== job 101 ==
## top_coldstorage
module top_coldstorage(
  input         clk,           
  input         rst_n,         
  output        led_fan,       
  output        led_hum,       
  input         sda_lcd_in,
  output        sda_lcd_oe,
  output        scl_lcd,
  input         rx,
  output        tx
);
Size in the first run: roughly 3200 cells after synthesis, roughly 520 flip-flops, ~9 I/O pins, ~27000 um^2 of cells after synthesis.
Settings: LEC_CHECK=0, ABC_AREA=1, CAP_MARGIN=20, CORE_ASPECT_RATIO=0.89, CORE_MARGIN=2, CORE_UTILIZATION=72, CTS_CLUSTER_DIAMETER=216, GPL_ROUTABILITY_DRIVEN=0, GPL_TIMING_DRIVEN=1, PLACE_DENSITY=0.38, SLEW_MARGIN=20; clock period 3.02 ns.
run.sh (not shown) runs the stock make flow with config.mk's settings and CLKGATE_MAP_FILE=.
Job 101 finished every stage; the final checks, however, were not passed, the failures being negative setup slack.
### job 101 -> job 102
==> flow/config.mk <==
export PLATFORM = sky130hd
export DESIGN_NAME = top_coldstorage
export DESIGN_NICKNAME = top_coldstorage
export VERILOG_FILES = /design/flow/design.v
export SDC_FILE = /design/flow/constraint.sdc
export NUM_CORES = 4
export LEC_CHECK = 0
export CAP_MARGIN = 20
export CORE_MARGIN = 2
export CORE_UTILIZATION = 70
export SLEW_MARGIN = 20
==> flow/constraint.sdc <==
create_clock -name core_clock -period 6.72 [get_ports {clk}]
set_input_delay 1.3440 -clock core_clock [delete_from_list [all_inputs] [get_ports {clk}]]
set_output_delay 1.3440 -clock core_clock [all_outputs]
set_load 0.01 [all_outputs]
Notes after the runs:
- Number of search-and-repair iterations in the first detailed-routing pass on job 102 is down relative to job 101.
- Measured against each other, job 102 and job 101 differ in synthesized netlist net count, the higher figure coming from job 101.
- Job 102: PASS, flow complete, no timing, DRC or antenna violations
- [compare] base=job 101 new=job 102: post-route minimum period increased by 1.25 ns relative to the old numbers, area taken by flip-flops and latches closely matched the old numbers, number of buffers inserted for hold repair after clock tree synthesis decreased by 1 relative to the old numbers, combinational power share decreased by 9.4 points relative to the old numbers, die size increased by 1500 um^2 relative to the old numbers.
- Against job 101, the final cell area of job 102 is lower.
- Total power, job 102 and job 101: larger value in job 101
- In the reports for job 102 and job 101, the larger maximum clock rate belongs to job 101.
> inputs changed (job 102 -> job 103)
-- flow/config.mk --
<<< job 102, line 9
export CORE_MARGIN = 2
export CORE_UTILIZATION = 70
export SLEW_MARGIN = 20
>>> job 103, line 9
export CORE_MARGIN = 2
export CORE_UTILIZATION = 40
export SLEW_MARGIN = 20
==> flow/constraint.sdc <==
create_clock -name core_clock -period 5.41 [get_ports {clk}]
set_input_delay 1.0820 -clock core_clock [delete_from_list [all_inputs] [get_ports {clk}]]
set_output_delay 1.0820 -clock core_clock [all_outputs]
set_load 0.01 [all_outputs]
## What came out
- met1 usage on job 103 is down relative to job 102.
- From job 102 to job 103 the numbers moved as follows: cell count rose about 11%, width of the die went up about 30%, global-route usage moved down, measured slew at the worst slew-check pin rose by 0.13 ns, total power of the final layout climbed 23%.
- The run showing the smaller number of cells in the design after placement is job 102.
- Job 103 ends up with a critical path depth that is 3 higher than in job 102.
- Compared with job 102, job 103 shows a lower setup slack.
- Job 103 and job 102 ended up with nearly the same total detailed-routing wirelength.
- Final worst-path cycle share delta for job 103 relative to job 102: 12 points higher
### job 103 -> job 104
-- flow/config.mk --
<<< job 103, line 9
export CORE_MARGIN = 2
export CORE_UTILIZATION = 40
export SLEW_MARGIN = 20
>>> job 104, line 9
export CORE_MARGIN = 2
export CORE_UTILIZATION = 24
export SLEW_MARGIN = 20
==> flow/constraint.sdc <==
create_clock -name core_clock -period 11.1 [get_ports {clk}]
set_input_delay 2.2200 -clock core_clock [delete_from_list [all_inputs] [get_ports {clk}]]
set_output_delay 2.2200 -clock core_clock [all_outputs]
set_load 0.01 [all_outputs]
[summary]
- Diff job 103 -> job 104: combinational share of cell area went down by 1.4 points; final standard cell utilization of the core went down by 17 points; area of the die went up by 66%; average wire per standard cell went down by 2.6 um.
- Higher worst max-slew margin expressed relative to the limit was reported by job 104, not job 103.
### job 104 -> job 105
-- flow/config.mk --
<<< job 104, line 7
export LEC_CHECK = 0
export CAP_MARGIN = 20
export CORE_MARGIN = 2
export CORE_UTILIZATION = 24
export SLEW_MARGIN = 20
>>> job 105, line 7
export LEC_CHECK = 0
export ABC_AREA = 1
export CAP_MARGIN = 20
export CORE_MARGIN = 2
export CORE_UTILIZATION = 70
export CTS_CLUSTER_SIZE = 74
export SLEW_MARGIN = 20
==> flow/constraint.sdc <==
create_clock -name core_clock -period 6.38 [get_ports {clk}]
set_input_delay 1.2760 -clock core_clock [delete_from_list [all_inputs] [get_ports {clk}]]
set_output_delay 1.2760 -clock core_clock [all_outputs]
set_load 0.01 [all_outputs]
Findings:
- | share of total power consumed by net switching | job 105 vs job 104 | 5.0 points higher |
- In job 105, final RePlAce weighted congestion is higher than in job 104.
- In the flow results for job 105 and job 104, the setup slack is larger on job 104.
- Higher logic depth of the worst register-to-register path among job 105 and job 104: job 105
- Going from job 104 to job 105, the maximum cell stage delay along the critical path was found to have gone down by 0.26 ns.
- Number of clock buffers in the layout in job 105 vs job 104: up 3.7%
- [job 105] horizontal die dimension fell 140 um relative to job 104
- Lower combinational fraction of design power among job 105 and job 104: job 104
- Largest net degree at the start of global routing is lower on job 104

* * *

top_coldstorage again, from the RTL that the note above started with.
==> flow/config.mk <==
export PLATFORM = sky130hd
export DESIGN_NAME = top_coldstorage
export DESIGN_NICKNAME = top_coldstorage
export VERILOG_FILES = /design/flow/design.v
export SDC_FILE = /design/flow/constraint.sdc
export NUM_CORES = 4
export LEC_CHECK = 0
export ABC_AREA = 1
export CAP_MARGIN = 20
export CORE_MARGIN = 2
export CORE_UTILIZATION = 72
export PLACE_DENSITY = 0.64
export SETUP_SLACK_MARGIN = -0.22
export SLEW_MARGIN = 20
==> flow/constraint.sdc <==
create_clock -name core_clock -period 3.0 [get_ports {clk}]
set_input_delay 0.6000 -clock core_clock [delete_from_list [all_inputs] [get_ports {clk}]]
set_output_delay 0.6000 -clock core_clock [all_outputs]
set_load 0.01 [all_outputs]
The baseline reached the layout checks and failed them: setup timing.
Then changed:
- ABC_AREA: 1 -> default
- CORE_UTILIZATION: 72 -> 40
- PLACE_DENSITY: 0.64 -> default
- SETUP_SLACK_MARGIN: -0.22 -> default
- clock period: 3.0 -> 10.0 ns (I/O delays scaled with it)
Result: With this change the flow ran to the end with no violations. Power goes down by 74%. Global-route usage decreases by 21 points. Sequential power goes down by 73%. Design area went down by 6.6%.
Then changed:
- ABC_AREA: default -> 1
- CORE_MARGIN: 2 -> 9
- CTS_CLUSTER_DIAMETER: default -> 190
- total power rose by 13%
- final area hardly moves
- utilization rose by 0.61 points
- clock-buffer cell count fell by 6
- non-clock buffer count fell by 9
- cell count rose by 9.9%
- clock power hardly moves
- global-route usage fell by 2.6 points
Then changed:
- CELL_PAD_IN_SITES_DETAIL_PLACEMENT: default -> 1
- CORE_MARGIN: 9 -> 2
- CTS_CLUSTER_DIAMETER: 190 -> default
- SETUP_SLACK_MARGIN: default -> 1.47
- SLEW_MARGIN: 20 -> 30
Outcome:
- The changed run went through all stages and came out clean
- synthesized cell count does not change
- total power increases by 3.5%
- synthesized area stays the same

* * *

zinc:
Starting RTL as in the previous note.
clock: 4.2 ns
lec_check: 0
abc_area: 1
cap_margin: 20
core_margin: 2
core_utilization: 72
cts_cluster_diameter: 26
place_density_lb_addon: 0.21
setup_slack_margin: 1.09
slew_margin: 20
zinc never completed; the flow aborted with a tool error in 5_1_grt.
Relative to zinc, the following input files were edited for xenon:
Settings: a deleted PLACE_DENSITY_LB_ADDON that had been 0.21; an added PLACE_DENSITY of 0.35; a deleted ABC_AREA that had been 1; a change of the clock period (ns, I/O delays scaled along) from 4.2 to 4.44.
Notes after the runs:
xenon reached the final stage; the timing, design-rule and antenna checks on its layout passed. [compare] base=zinc new=xenon: core box area now larger, last weighted congestion value of the routability-driven placer now sits lower. Going from zinc to xenon, share of the yosys chip area belonging to registers saw a decrease; yosys stat chip area saw an increase; die area saw an increase; post-synthesis cell area saw an increase.
diff inputs: xenon => tundra
Settings: setting CTS_CLUSTER_SIZE to 44 for the first time; changing SLEW_MARGIN from 20 to 40; changing the clock period (ns, I/O delays scaled along) from 4.44 to 4.21.
--- outcome ---
No crash in tundra: every stage finished, but the layout fails its final checks due to negative setup slack.
Average vias per placed instance: tundra lower than xenon
Summary — placed cell area, tundra relative to xenon: higher, by about 1%.
Net switching component of the power was higher in tundra than in xenon.
xenon → tundra: relative max-transition margin increased 28 points; total design power grew by 7.5%; global routing met2 resource utilization has decreased; total wirelength of the detailed-routed design went up about 0.3%; final area climbed 1.6%.
When the final numbers for tundra and xenon were put side by side, the sequential share of layout area turned out to be smaller in tundra.
What sierra does differently from tundra at the input level:
Settings: clearing CTS_CLUSTER_DIAMETER, which used to be 26; swapping 0.35 for 0.65 in PLACE_DENSITY; swapping 40 for 20 in SLEW_MARGIN; swapping 1.09 for 1.25 in SETUP_SLACK_MARGIN; clearing CTS_CLUSTER_SIZE, which used to be 44; swapping 4.21 for 6.76 in the clock period (ns, I/O delays scaled along).
[summary]
- Both conditions hold for sierra: the flow ran to the end and the final layout passed the timing, design-rule and antenna checks.
- Total routing resource utilization after global routing ends up lower on sierra.
- In sierra, peak clock frequency supported by timing is lower than in tundra.
- Compared with tundra, sierra shows antenna diode instance count lower by 1.
> inputs changed (sierra -> quartz)
Settings: removing PLACE_DENSITY (formerly 0.65); changing SETUP_SLACK_MARGIN from 1.25 to 1.09; setting CTS_CLUSTER_DIAMETER to 27 for the first time; changing the clock period (ns, I/O delays scaled along) from 6.76 to 3.66.
--- outcome ---
quartz against sierra: power density over the cells rose by 300 nW/um2; clock share of power went up.
quartz: flow complete, layout not clean; failing: negative setup slack
The lower mean routed wirelength per cell came out of sierra.
Compared with sierra, quartz shows a total power that is 11 mW higher.
The pin count of the biggest net entering global routing of quartz is higher than that of sierra.
Of quartz and sierra, the higher final total negative setup slack belongs to sierra.
For sierra, the highest-delay cell along the critical path was sky130_fd_sc_hd__or4b_1, unlike quartz, where it was sky130_fd_sc_hd__dfstp_2.

* * *

Setup of run A:
Starting RTL as in the previous note.
Settings: LEC_CHECK=0, ABC_AREA=1, CAP_MARGIN=20, CELL_PAD_IN_SITES_DETAIL_PLACEMENT=1, CORE_ASPECT_RATIO=1.24, CORE_MARGIN=2, CORE_UTILIZATION=40, PLACE_DENSITY_LB_ADDON=0.02, SETUP_SLACK_MARGIN=1.47, SLEW_MARGIN=30; clock period 10.0 ns.
What run B does differently from run A at the input level:
Settings: SETUP_SLACK_MARGIN: 1.47 -> 1.09; PLACE_DENSITY_LB_ADDON: 0.02 -> unset; CORE_UTILIZATION: 40 -> 70; CORE_ASPECT_RATIO: 1.24 -> unset; CELL_PAD_IN_SITES_DETAIL_PLACEMENT: 1 -> unset; ABC_AREA: 1 -> unset; SLEW_MARGIN: 30 -> 20; the clock period (ns, I/O delays scaled along): 10.0 -> 4.44.
Total iterations of the first detailed-routing run ended up 1 higher on run B than on run A.
Run B: final hold slack 0.19 ns below run A
The final reports for run B and run A show worst-case reg-to-reg path depth higher in the former.
From run A to run B the numbers moved as follows: combinational group share of total power now sits lower; number of instances in the synthesized netlist decreased by about 9% relative to the old numbers; final critical-path share of the clock period has increased; first-iteration DRC count increased 120%.
For run C, these inputs were changed with respect to run B:
Settings: CORE_UTILIZATION: 70 -> 53; SETUP_SLACK_MARGIN: 1.09 -> unset; the clock period (ns, I/O delays scaled along): 4.44 -> 5.41.
## What came out
No stage failed in run C, and the final checks on the layout all came back clean. Run C against run B: number of tap cells inserted now sits higher, top achievable clock speed -39 MHz. Comparing run C and run B, the lower total global routing track utilization is on run C. Count of clock-buffer cells in the layout grows by more than 10% when moving from run B to run C. Run C against run B: via count shrank by 1310; final standard cell area without fillers -2.7%; routed wire length went down by 2.5 mm; pin slew with the least headroom to its limit moved down; delay of the slowest cell on the worst path rose 0.17 ns. Per the comparison of run C with run B, amount of wire on met2 after detailed routing went down, combinational group share of total power held.

* * *

Setup of job 8382:
top_coldstorage again, from the RTL that the note above started with.
clock: 3.77 ns
lec_check: 0
abc_area: 1
cap_margin: 20
core_aspect_ratio: 0.52
core_margin: 8
core_utilization: 48
cts_cluster_diameter: 216
cts_cluster_size: 27
gpl_routability_driven: 0
gpl_timing_driven: 1
place_density: 0.57
setup_slack_margin: 1.1
slew_margin: 20
Although job 8382 finished all stages, its layout failed final checks on negative setup slack.
Setup changes, job 8382 to job 5864
==> flow/config.mk <==
export PLATFORM = sky130hd
export DESIGN_NAME = top_coldstorage
export DESIGN_NICKNAME = top_coldstorage
export VERILOG_FILES = /design/flow/design.v
export SDC_FILE = /design/flow/constraint.sdc
export NUM_CORES = 4
export LEC_CHECK = 0
export ABC_AREA = 1
export CAP_MARGIN = 20
export CORE_ASPECT_RATIO = 0.73
export CORE_MARGIN = 5
export CORE_UTILIZATION = 48
export CTS_CLUSTER_DIAMETER = 216
export GPL_ROUTABILITY_DRIVEN = 1
export GPL_TIMING_DRIVEN = 1
export PLACE_DENSITY_LB_ADDON = 0.26
export SETUP_SLACK_MARGIN = 0.64
export SLEW_MARGIN = 20
==> flow/constraint.sdc <==
create_clock -name core_clock -period 8.75 [get_ports {clk}]
set_input_delay 1.7500 -clock core_clock [delete_from_list [all_inputs] [get_ports {clk}]]
set_output_delay 1.7500 -clock core_clock [all_outputs]
set_load 0.01 [all_outputs]
[summary]
- Job 5864 | stages: all done | timing, DRC, antenna: all pass
- Job 5864 vs job 8382 on relative area change from synthesis to final layout: job 5864 is the lower one.
- Lower floorplan die height goes to job 8382 over job 5864.
- Compared with job 8382, job 5864 shows a lower count of endpoints failing setup in the final report.
- Job 5864 vs job 8382: CTS buffer count up by more than 100%
- Looking only at final instance area, and setting everything else aside, the lower value of job 8382 and job 5864 goes to job 5864.
- Delta(final period demand of the worst path, job 5864 - job 8382) > 0
- Comparing number of H-tree levels for job 8382 and job 5864, the smaller number came from job 8382.
Changes in job 1640 relative to job 5864:
diff --git a/flow/config.mk b/flow/config.mk
--- a/flow/config.mk
+++ b/flow/config.mk
@@ -10,3 +10,3 @@
 export CORE_ASPECT_RATIO = 0.73
-export CORE_MARGIN = 5
+export CORE_MARGIN = 8
 export CORE_UTILIZATION = 48
@@ -15,4 +15,4 @@
 export GPL_TIMING_DRIVEN = 1
-export PLACE_DENSITY_LB_ADDON = 0.26
-export SETUP_SLACK_MARGIN = 0.64
+export PLACE_DENSITY = 0.67
+export SETUP_SLACK_MARGIN = 1.27
 export SLEW_MARGIN = 20
==> flow/constraint.sdc <==
create_clock -name core_clock -period 4.26 [get_ports {clk}]
set_input_delay 0.8520 -clock core_clock [delete_from_list [all_inputs] [get_ports {clk}]]
set_output_delay 0.8520 -clock core_clock [all_outputs]
set_load 0.01 [all_outputs]
In the flow results for job 1640 and job 5864, the required time of the critical path is larger on job 5864. Changes observed in job 1640 relative to job 5864: fraction of area in registers has decreased; chip area has increased.
Inputs modified between job 1640 and job 5445:
diff --git a/flow/config.mk b/flow/config.mk
--- a/flow/config.mk
+++ b/flow/config.mk
@@ -13,6 +13,6 @@
 export CTS_CLUSTER_DIAMETER = 216
-export GPL_ROUTABILITY_DRIVEN = 1
+export GPL_ROUTABILITY_DRIVEN = 0
 export GPL_TIMING_DRIVEN = 1
-export PLACE_DENSITY = 0.67
-export SETUP_SLACK_MARGIN = 1.27
+export PLACE_DENSITY = 0.65
+export SETUP_SLACK_MARGIN = 0.64
 export SLEW_MARGIN = 20
==> flow/constraint.sdc <==
create_clock -name core_clock -period 4.01 [get_ports {clk}]
set_input_delay 0.8020 -clock core_clock [delete_from_list [all_inputs] [get_ports {clk}]]
set_output_delay 0.8020 -clock core_clock [all_outputs]
set_load 0.01 [all_outputs]
Job 5445 completed end to end with timing, DRC and antenna clean. Job 5445: maximum operating frequency 4.2 MHz above job 1640. Compared to job 1640, the router laid down less metal wire for job 5445. Across both runs, worst setup slack before clock tree synthesis was lower for job 5445 than for job 1640. Number of clock buffer instances in the layout delta for job 5445 relative to job 1640: about 7.5% lower.
Power figures rest on the tool's default switching activity, not on a simulated workload.
